Design Risc_32_bit, start of the top module:
module Risc_32_bit
(
  input         clk       ,
  input         rst_n     ,
  output [31:0] imem_addr ,
  input  [31:0] imem_rdata,
  output [31:0] dmem_addr ,
  output [31:0] dmem_wdata,
  output        dmem_we   ,
  input  [31:0] dmem_rdata
);
  parameter ImmSelI = 3'b000;
  parameter ImmSelS = 3'b001;
  parameter ImmSelB = 3'b010;
  parameter ImmSelJ = 3'b011;
  parameter ImmSelU = 3'b100;
  parameter ImmSelR = 3'b111;
  wire [31:0] if_inst;
  wire [31:0] if_pc  ;
  wire [31:0] id_pc    ;
  wire [6:0]  id_opcode;
  wire [31:0] id_inst  ;
  wire [4:0]  id_rd    ;
  wire [4:0]  id_rs1   ;
  wire [4:0]  id_rs2   ;
  wire [2:0]  id_funct3;
  wire [6:0]  id_funct7;
  wire [2:0]  id_ImmSel;
  wire [31:0] id_imm   ;
  wire [1:0]  id_PCSel ;
  wire        id_BrUn  ;
  wire        id_ASel  ;
  wire        id_BSel  ;
  wire        id_MemRW ;
  wire        id_RegWEn;
  wire [1:0]  id_WBSel ;
  wire [3:0]  id_ALUSel;
  wire [31:0] id_DataA ;
  wire [31:0] id_DataB ;
  ...
For scale: roughly 7100 cells after synthesis, about 0.079 mm^2 of cells after synthesis.
==> flow/config.mk <==
export PLATFORM = sky130hd
export DESIGN_NAME = Risc_32_bit
export DESIGN_NICKNAME = Risc_32_bit
export VERILOG_FILES = /design/flow/design.v
export SDC_FILE = /design/flow/constraint.sdc
export NUM_CORES = 4
export LEC_CHECK = 0
export CAP_MARGIN = 20
export CELL_PAD_IN_SITES_GLOBAL_PLACEMENT = 3
export CORE_MARGIN = 4
export CORE_UTILIZATION = 71
export CTS_CLUSTER_DIAMETER = 395
export CTS_CLUSTER_SIZE = 33
export GPL_ROUTABILITY_DRIVEN = 0
export GPL_TIMING_DRIVEN = 1
export PLACE_DENSITY = 0.77
export SETUP_SLACK_MARGIN = 1.82
export SLEW_MARGIN = 20
==> flow/constraint.sdc <==
create_clock -name core_clock -period 7.58 [get_ports {clk}]
set_input_delay 1.5160 -clock core_clock [delete_from_list [all_inputs] [get_ports {clk}]]
set_output_delay 1.5160 -clock core_clock [all_outputs]
set_load 0.01 [all_outputs]
run.sh (not shown) runs the stock make flow with config.mk's settings and CLKGATE_MAP_FILE=.
The starting point aborted during global placement without I/O on GPL-0301.
Change:
CELL_PAD_IN_SITES_GLOBAL_PLACEMENT = not set   (was 3)
CORE_MARGIN = 2   (was 4)
CORE_UTILIZATION = 40   (was 71)
CTS_CLUSTER_DIAMETER = not set   (was 395)
CTS_CLUSTER_SIZE = not set   (was 33)
GPL_ROUTABILITY_DRIVEN = not set   (was 0)
GPL_TIMING_DRIVEN = not set   (was 1)
PLACE_DENSITY = not set   (was 0.77)
SETUP_SLACK_MARGIN = not set   (was 1.82)
clock period = 7.85 ns   (was 7.58 ns; I/O delays follow)
Now the flow produced a clean layout. Die size increases by 72%. Area after synthesis is unchanged. Synthesized cell count does not change.
Change:
clock period = 8.5 ns   (was 7.85 ns; I/O delays follow)
Design area stays flat. Core utilization barely changes. Clock skew grows by 0.032 ns. Worst hold slack degrades by 0.028 ns. Final cell count is about the same.
Change:
CORE_UTILIZATION = 10   (was 40)
clock period = 11.5 ns   (was 8.5 ns; I/O delays follow)
Outcome: The new run completed without violations; count of clock-buffer cells in the layout fell by 10; sequential cell count stays the same; design area rose by 11%; total power fell by 27%.

Starting RTL as in the previous note.
make LEC_CHECK=0 CAP_MARGIN=30 CELL_PAD_IN_SITES_DETAIL_PLACEMENT=1 CELL_PAD_IN_SITES_GLOBAL_PLACEMENT=2 CORE_MARGIN=2 CORE_UTILIZATION=40 CTS_CLUSTER_DIAMETER=133 CTS_CLUSTER_SIZE=15 GPL_TIMING_DRIVEN=0 HOLD_SLACK_MARGIN=0.29 MAX_ROUTING_LAYER=met4 MIN_ROUTING_LAYER=met2 SETUP_SLACK_MARGIN=0.44 SLEW_MARGIN=15 TNS_END_PERCENT=50 finish   # period 8.5 ns
The baseline did not get past global routing (5_1_grt).
Next try:
CAP_MARGIN = 25   (was 30)
CELL_PAD_IN_SITES_DETAIL_PLACEMENT = unset   (was 1)
CORE_UTILIZATION = 27   (was 40)
CTS_CLUSTER_DIAMETER = 127   (was 133)
CTS_CLUSTER_SIZE = unset   (was 15)
GPL_ROUTABILITY_DRIVEN = 0   (was unset)
HOLD_SLACK_MARGIN = 0.25   (was 0.29)
MIN_ROUTING_LAYER = unset   (was met2)
SETUP_SLACK_MARGIN = unset   (was 0.44)
SLEW_MARGIN = 20   (was 15)
TNS_END_PERCENT = 60   (was 50)
clock period = 13.2 ns   (was 8.5 ns; I/O delays follow)
=> Now the flow completed with no timing, DRC or antenna violations; die area rises by 48%; synthesized cell count stays the same; synthesized area is unchanged.
Next try:
CAP_MARGIN = 20   (was 25)
CELL_PAD_IN_SITES_GLOBAL_PLACEMENT = unset   (was 2)
CORE_UTILIZATION = 57   (was 27)
CTS_CLUSTER_DIAMETER = unset   (was 127)
GPL_ROUTABILITY_DRIVEN = unset   (was 0)
GPL_TIMING_DRIVEN = unset   (was 0)
HOLD_SLACK_MARGIN = unset   (was 0.25)
MAX_ROUTING_LAYER = unset   (was met4)
TNS_END_PERCENT = unset   (was 60)
clock period = 4.36 ns   (was 13.2 ns; I/O delays follow)
What happened:
- With this change the flow completed, yet does not pass: negative setup slack
- worst setup slack degrades by 5200 ps
- area after synthesis does not change
- first-iteration DRC count goes up by about 20%
- clock-buffer cell count goes down by 31
- final area goes up by 2.1%
- clock skew goes down by 65 ps
- flip-flop count does not change
- routed wire length goes down by 19%
Next try:
CORE_UTILIZATION = 43   (was 57)
clock period = 4.41 ns   (was 4.36 ns; I/O delays follow)
The new run produced a layout that fails on negative setup slack; area after synthesis is unchanged; non-clock buffer count goes up by 23; cell count increases by a few percent; combinational power stays flat; final area rises slightly; die area increases by a quarter to a third; hold slack gets worse by 95 ps.

Setup of run 1:
Starting RTL as in the previous note.
clock: 8.5 ns
lec_check: 0
abc_area: 1
cap_margin: 30
cell_pad_in_sites_detail_placement: 1
cell_pad_in_sites_global_placement: 2
core_margin: 2
core_utilization: 40
cts_cluster_diameter: 133
cts_cluster_size: 15
gpl_timing_driven: 0
hold_slack_margin: 0.03
max_routing_layer: met5
min_routing_layer: met2
setup_slack_margin: 0.44
slew_margin: 15
tns_end_percent: 50
Run 1: it failed with a tool error in global routing, so there are no final results.
### run 1 -> run 2
==> flow/config.mk <==
export PLATFORM = sky130hd
export DESIGN_NAME = Risc_32_bit
export DESIGN_NICKNAME = Risc_32_bit
export VERILOG_FILES = /design/flow/design.v
export SDC_FILE = /design/flow/constraint.sdc
export NUM_CORES = 4
export LEC_CHECK = 0
export CAP_MARGIN = 20
export CORE_MARGIN = 2
export CORE_UTILIZATION = 13
export SLEW_MARGIN = 20
==> flow/constraint.sdc <==
create_clock -name core_clock -period 12.7 [get_ports {clk}]
set_input_delay 2.5400 -clock core_clock [delete_from_list [all_inputs] [get_ports {clk}]]
set_output_delay 2.5400 -clock core_clock [all_outputs]
set_load 0.01 [all_outputs]
--- outcome ---
Both conditions hold for run 2: the flow ran to the end and the final layout passed the timing, DRC and antenna checks. Run 1 → run 2: chip height moved up, chip area estimate from yosys synthesis moved down. Row floorplan core area: run 2 higher / run 1 lower. Per the comparison of run 2 with run 1, average size of a mapped cell higher, width of the chip rose about 70%, starting density of the core went down, full die area rose by 200%. As far as share of synthesized registers carrying an async set or reset goes, run 2 and run 1 are indistinguishable; the numbers are identical. Post-place instance area: run 2 vs run 1 up 0.0019 mm^2. The count of placed standard cells including taps of run 2 exceeds that of run 1 by 1610. Run 2 against run 1; synthesized netlist cell count is down by more than a quarter.
--- input diff run 2..run 3 ---
diff --git a/flow/config.mk b/flow/config.mk
--- a/flow/config.mk
+++ b/flow/config.mk
@@ -9,3 +9,3 @@
 export CORE_MARGIN = 2
-export CORE_UTILIZATION = 13
+export CORE_UTILIZATION = 66
 export SLEW_MARGIN = 20
==> flow/constraint.sdc <==
create_clock -name core_clock -period 5.85 [get_ports {clk}]
set_input_delay 1.1700 -clock core_clock [delete_from_list [all_inputs] [get_ports {clk}]]
set_output_delay 1.1700 -clock core_clock [all_outputs]
set_load 0.01 [all_outputs]
The non-clock buffer count in run 2 is 0.69 times that in run 3. Run 3 vs. run 2: total routed wire length on the met1 layer went down by about 20%. Total power: run 3 above run 2. Summary — fmax, run 3 relative to run 2: higher, by 40 MHz. Total detailed-routing wirelength went down by a little under 10% going from run 2 to run 3.
## Diff of input files: run 4 against run 3
diff --git a/flow/config.mk b/flow/config.mk
--- a/flow/config.mk
+++ b/flow/config.mk
@@ -10,2 +10,3 @@
 export CORE_UTILIZATION = 66
+export CTS_CLUSTER_SIZE = 54
 export SLEW_MARGIN = 20
==> flow/constraint.sdc <==
create_clock -name core_clock -period 5.05 [get_ports {clk}]
set_input_delay 1.0100 -clock core_clock [delete_from_list [all_inputs] [get_ports {clk}]]
set_output_delay 1.0100 -clock core_clock [all_outputs]
set_load 0.01 [all_outputs]
Notes after the runs:
Seen in the log of run 4: ODB-0269 during global routing, after which the run never completed.
In run 4, the total placed cells including tap cells came out 3.9% above the value in run 3.
Synthesized cell count came out exactly the same in run 4 and run 3.
There was hardly any difference in portion of the post-synthesis area used by sequential elements between run 3 and run 4.
Area of the core region came out exactly the same in run 4 and run 3.
From run 4 to run 3, area fraction in and, or, nand and nor cells after synthesis did not move at all.
Re synthesis area per yosys: no difference whatsoever between run 3 and run 4.

Risc_32_bit again, from the RTL that the note above started with.
==> flow/design.v (excerpt) <==
module Risc_32_bit
(
  input         clk       ,
  input         rst_n     ,
  output [31:0] imem_addr ,
  input  [31:0] imem_rdata,
  output [31:0] dmem_addr ,
  output [31:0] dmem_wdata,
  output        dmem_we   ,
  input  [31:0] dmem_rdata
);
clock: 8.5 ns
lec_check: 0
abc_area: 1
cap_margin: 30
cell_pad_in_sites_detail_placement: 1
cell_pad_in_sites_global_placement: 1
core_margin: 2
core_utilization: 51
cts_cluster_diameter: 133
cts_cluster_size: 15
gpl_timing_driven: 0
hold_slack_margin: 0.03
max_routing_layer: met5
min_routing_layer: met2
setup_slack_margin: 0.44
slew_margin: 15
tns_end_percent: 50
The baseline did not get past 5_1_grt.
==> next run, changes <==
- ABC_AREA: 1 -> not set
- CAP_MARGIN: 30 -> 20
- CELL_PAD_IN_SITES_DETAIL_PLACEMENT: 1 -> not set
- CELL_PAD_IN_SITES_GLOBAL_PLACEMENT: 1 -> not set
- CORE_UTILIZATION: 51 -> 40
- CTS_CLUSTER_DIAMETER: 133 -> not set
- CTS_CLUSTER_SIZE: 15 -> 69
- GPL_TIMING_DRIVEN: 0 -> not set
- HOLD_SLACK_MARGIN: 0.03 -> 0.28
- MAX_ROUTING_LAYER: met5 -> not set
- MIN_ROUTING_LAYER: met2 -> not set
- SETUP_SLACK_MARGIN: 0.44 -> not set
- SLEW_MARGIN: 15 -> 20
- TNS_END_PERCENT: 50 -> not set
Result: Now the flow completed with no timing, DRC or antenna violations; synthesized area came out lower by 2.4%; die area came out higher by 24%; synthesized cell count came out lower by 31%.

v32:
Starting RTL as in the previous note.
==> flow/config.mk <==
export PLATFORM = sky130hd
export DESIGN_NAME = Risc_32_bit
export DESIGN_NICKNAME = Risc_32_bit
export VERILOG_FILES = /design/flow/design.v
export SDC_FILE = /design/flow/constraint.sdc
export NUM_CORES = 4
export LEC_CHECK = 0
export ABC_AREA = 0
export CAP_MARGIN = 10
export CELL_PAD_IN_SITES_DETAIL_PLACEMENT = 1
export CORE_ASPECT_RATIO = 0.74
export CORE_MARGIN = 7
export CORE_UTILIZATION = 40
export CTS_CLUSTER_DIAMETER = 201
export CTS_CLUSTER_SIZE = 86
export GPL_ROUTABILITY_DRIVEN = 0
export MIN_ROUTING_LAYER = met2
export PLACE_DENSITY_LB_ADDON = 0.29
export SETUP_SLACK_MARGIN = 1.17
export SLEW_MARGIN = 20
==> flow/constraint.sdc <==
create_clock -name core_clock -period 4.79 [get_ports {clk}]
set_input_delay 0.9580 -clock core_clock [delete_from_list [all_inputs] [get_ports {clk}]]
set_output_delay 0.9580 -clock core_clock [all_outputs]
set_load 0.01 [all_outputs]
Flow for v32 halted at global routing (5_1_grt), error code GRT-0116.
Edits applied to the flow inputs when going from v32 to v58:
==> flow/config.mk <==
export PLATFORM = sky130hd
export DESIGN_NAME = Risc_32_bit
export DESIGN_NICKNAME = Risc_32_bit
export VERILOG_FILES = /design/flow/design.v
export SDC_FILE = /design/flow/constraint.sdc
export NUM_CORES = 4
export LEC_CHECK = 0
export ABC_AREA = 0
export CAP_MARGIN = 5
export CELL_PAD_IN_SITES_DETAIL_PLACEMENT = 0
export CORE_ASPECT_RATIO = 1.07
export CORE_MARGIN = 2
export CORE_UTILIZATION = 71
export CTS_CLUSTER_DIAMETER = 81
export CTS_CLUSTER_SIZE = 86
export SETUP_SLACK_MARGIN = 1.17
export SLEW_MARGIN = 20
v32 did not make it past global routing (5_1_grt), where a tool error ended it. v58 did not make it past global routing (5_1_grt), where a tool error ended it. When v58 is measured against v32, its total number of H-tree levels turns out 1 higher. Chip height of v58 falls short of that of v32 by more than 10%. Against v32 as the reference, v58 delivers a lower HPWL after detailed placement. Delta (v58 minus v32): total standard cell area after synthesis ~0 delta; number of CTS-inserted buffers +24; setup slack after placement +470 ps. Area of placed instances down 1300 sq um in v58 wrt v32. Lower floorplan utilization was reported by v32, not v58. v32 → v58: post-placement cell count -11%; chip area shows a reduction of 96000 sq um.
The following lists how v12 was set up differently from v58:
==> flow/config.mk <==
export PLATFORM = sky130hd
export DESIGN_NAME = Risc_32_bit
export DESIGN_NICKNAME = Risc_32_bit
export VERILOG_FILES = /design/flow/design.v
export SDC_FILE = /design/flow/constraint.sdc
export NUM_CORES = 4
export LEC_CHECK = 0
export CAP_MARGIN = 20
export CORE_MARGIN = 2
export CORE_UTILIZATION = 44
export SLEW_MARGIN = 20
==> flow/constraint.sdc <==
create_clock -name core_clock -period 4.36 [get_ports {clk}]
set_input_delay 0.8720 -clock core_clock [delete_from_list [all_inputs] [get_ports {clk}]]
set_output_delay 0.8720 -clock core_clock [all_outputs]
set_load 0.01 [all_outputs]
==> results <==
- v12 vs v58 — horizontal extent of the die rose about 30%.
- From v12 to v58, area fraction in full adders, half adders and majority gates did not move at all.
- The area of the mapped netlist was comparable across v12 and v58.
- Taking v58 as 1.0, v12 lands at 1.6 on core outline area.
- Going from v58 to v12, HPWL after detailed placement rose 8.5%, count of flip-flops with a built-in enable after synthesis flat, post-cts resize count went down by 364, starting utilization of the core area down 27 points.
- | v12 | all stages done | FAIL | negative setup slack |
- Relative to v58, the hold-fix buffer count after cts of v12 is higher by 1.

## job 9913
Risc_32_bit again, from the RTL that the note above started with.
==> flow/design.v (excerpt) <==
module Risc_32_bit
(
  input         clk       ,
  input         rst_n     ,
  output [31:0] imem_addr ,
  input  [31:0] imem_rdata,
  output [31:0] dmem_addr ,
  output [31:0] dmem_wdata,
  output        dmem_we   ,
  input  [31:0] dmem_rdata
);
  parameter ImmSelI = 3'b000;
  parameter ImmSelS = 3'b001;
  parameter ImmSelB = 3'b010;
  parameter ImmSelJ = 3'b011;
  parameter ImmSelU = 3'b100;
  parameter ImmSelR = 3'b111;
  wire [31:0] if_inst;
  wire [31:0] if_pc  ;
  wire [31:0] id_pc    ;
  wire [6:0]  id_opcode;
  wire [31:0] id_inst  ;
  wire [4:0]  id_rd    ;
  wire [4:0]  id_rs1   ;
  wire [4:0]  id_rs2   ;
  wire [2:0]  id_funct3;
  wire [6:0]  id_funct7;
  wire [2:0]  id_ImmSel;
  wire [31:0] id_imm   ;
  wire [1:0]  id_PCSel ;
  wire        id_BrUn  ;
  wire        id_ASel  ;
  wire        id_BSel  ;
  wire        id_MemRW ;
  wire        id_RegWEn;
  wire [1:0]  id_WBSel ;
  wire [3:0]  id_ALUSel;
  wire [31:0] id_DataA ;
  wire [31:0] id_DataB ;
  wire [31:0] id_jump_pc;
  wire [31:0] ex_imm         ;
  ...
clock: 3.37 ns
lec_check: 0
abc_area: 0
cap_margin: 0
cell_pad_in_sites_detail_placement: 0
core_aspect_ratio: 0.74
core_margin: 2
core_utilization: 72
cts_cluster_diameter: 364
cts_cluster_size: 47
place_density_lb_addon: 0.0
setup_slack_margin: 0.98
slew_margin: 20
For job 9913, the flow was terminated by a tool error in global routing and produced no final design.
For job 922, these inputs were changed with respect to job 9913:
Settings: SETUP_SLACK_MARGIN: 0.98 -> unset; CTS_CLUSTER_DIAMETER: 364 -> unset; CAP_MARGIN: 0 -> 20; CELL_PAD_IN_SITES_DETAIL_PLACEMENT: 0 -> unset; CTS_CLUSTER_SIZE: 47 -> unset; CORE_ASPECT_RATIO: 0.74 -> unset; ABC_AREA: 0 -> unset; PLACE_DENSITY_LB_ADDON: 0.0 -> unset; CORE_UTILIZATION: 72 -> 40; the clock period (ns, I/O delays scaled along): 3.37 -> 14.1.
==> comparison <==
- No final results exist for job 9913, since it was stopped by error GRT-0232 during global routing.
- Job 922 went all the way through synthesis, placement and routing and the layout is clean on timing, DRC and antenna.
- Job 922 against job 9913: half-perimeter wire length after detailed placement went down; core utilization at floorplan went down; standard cell core area went up; placed cell area went down; pre-CTS setup slack went up.
- Relative to job 9913, the die span in y measured on job 922 has increased by more than half.
- Taking job 9913 over job 922, the floorplan die area ratio works out to 0.56.
- From job 922 to job 9913, total of buffers placed on input and output ports did not move at all.
Relative to job 922, the following input files were edited for job 9122:
Settings: ABC_AREA: unset -> 0; CORE_ASPECT_RATIO: unset -> 0.74; CELL_PAD_IN_SITES_DETAIL_PLACEMENT: unset -> 0; SETUP_SLACK_MARGIN: unset -> 0.46; CTS_CLUSTER_SIZE: unset -> 47; PLACE_DENSITY_LB_ADDON: unset -> 0.0; CTS_CLUSTER_DIAMETER: unset -> 81; CORE_UTILIZATION: 40 -> 72; the clock period (ns, I/O delays scaled along): 14.1 -> 3.37.
[summary]
The log for job 9122 ends in global routing with error GRT-0232, so the run never completed. Re number of levels in the clock H-tree: job 922 was higher than job 9122. Maximum root-to-sink buffer count came out exactly the same in job 922 and job 9122. Job 9122 vs. job 922: total of hold buffers inserted after clock tree synthesis higher, die span in y now sits lower. Last weighted congestion value of the routability-driven placer for job 9122 is higher than for job 922. | cell row count | higher: job 922 |. Post-CTS setup-driven buffer insertion count is lower on job 922. Floorplan die width (job 9122 vs. job 922) decreases by more than 10%. From job 922 to job 9122, AND-OR/OR-AND share of the synthesized area did not move at all.
Power is estimated from default activity; no workload was simulated.
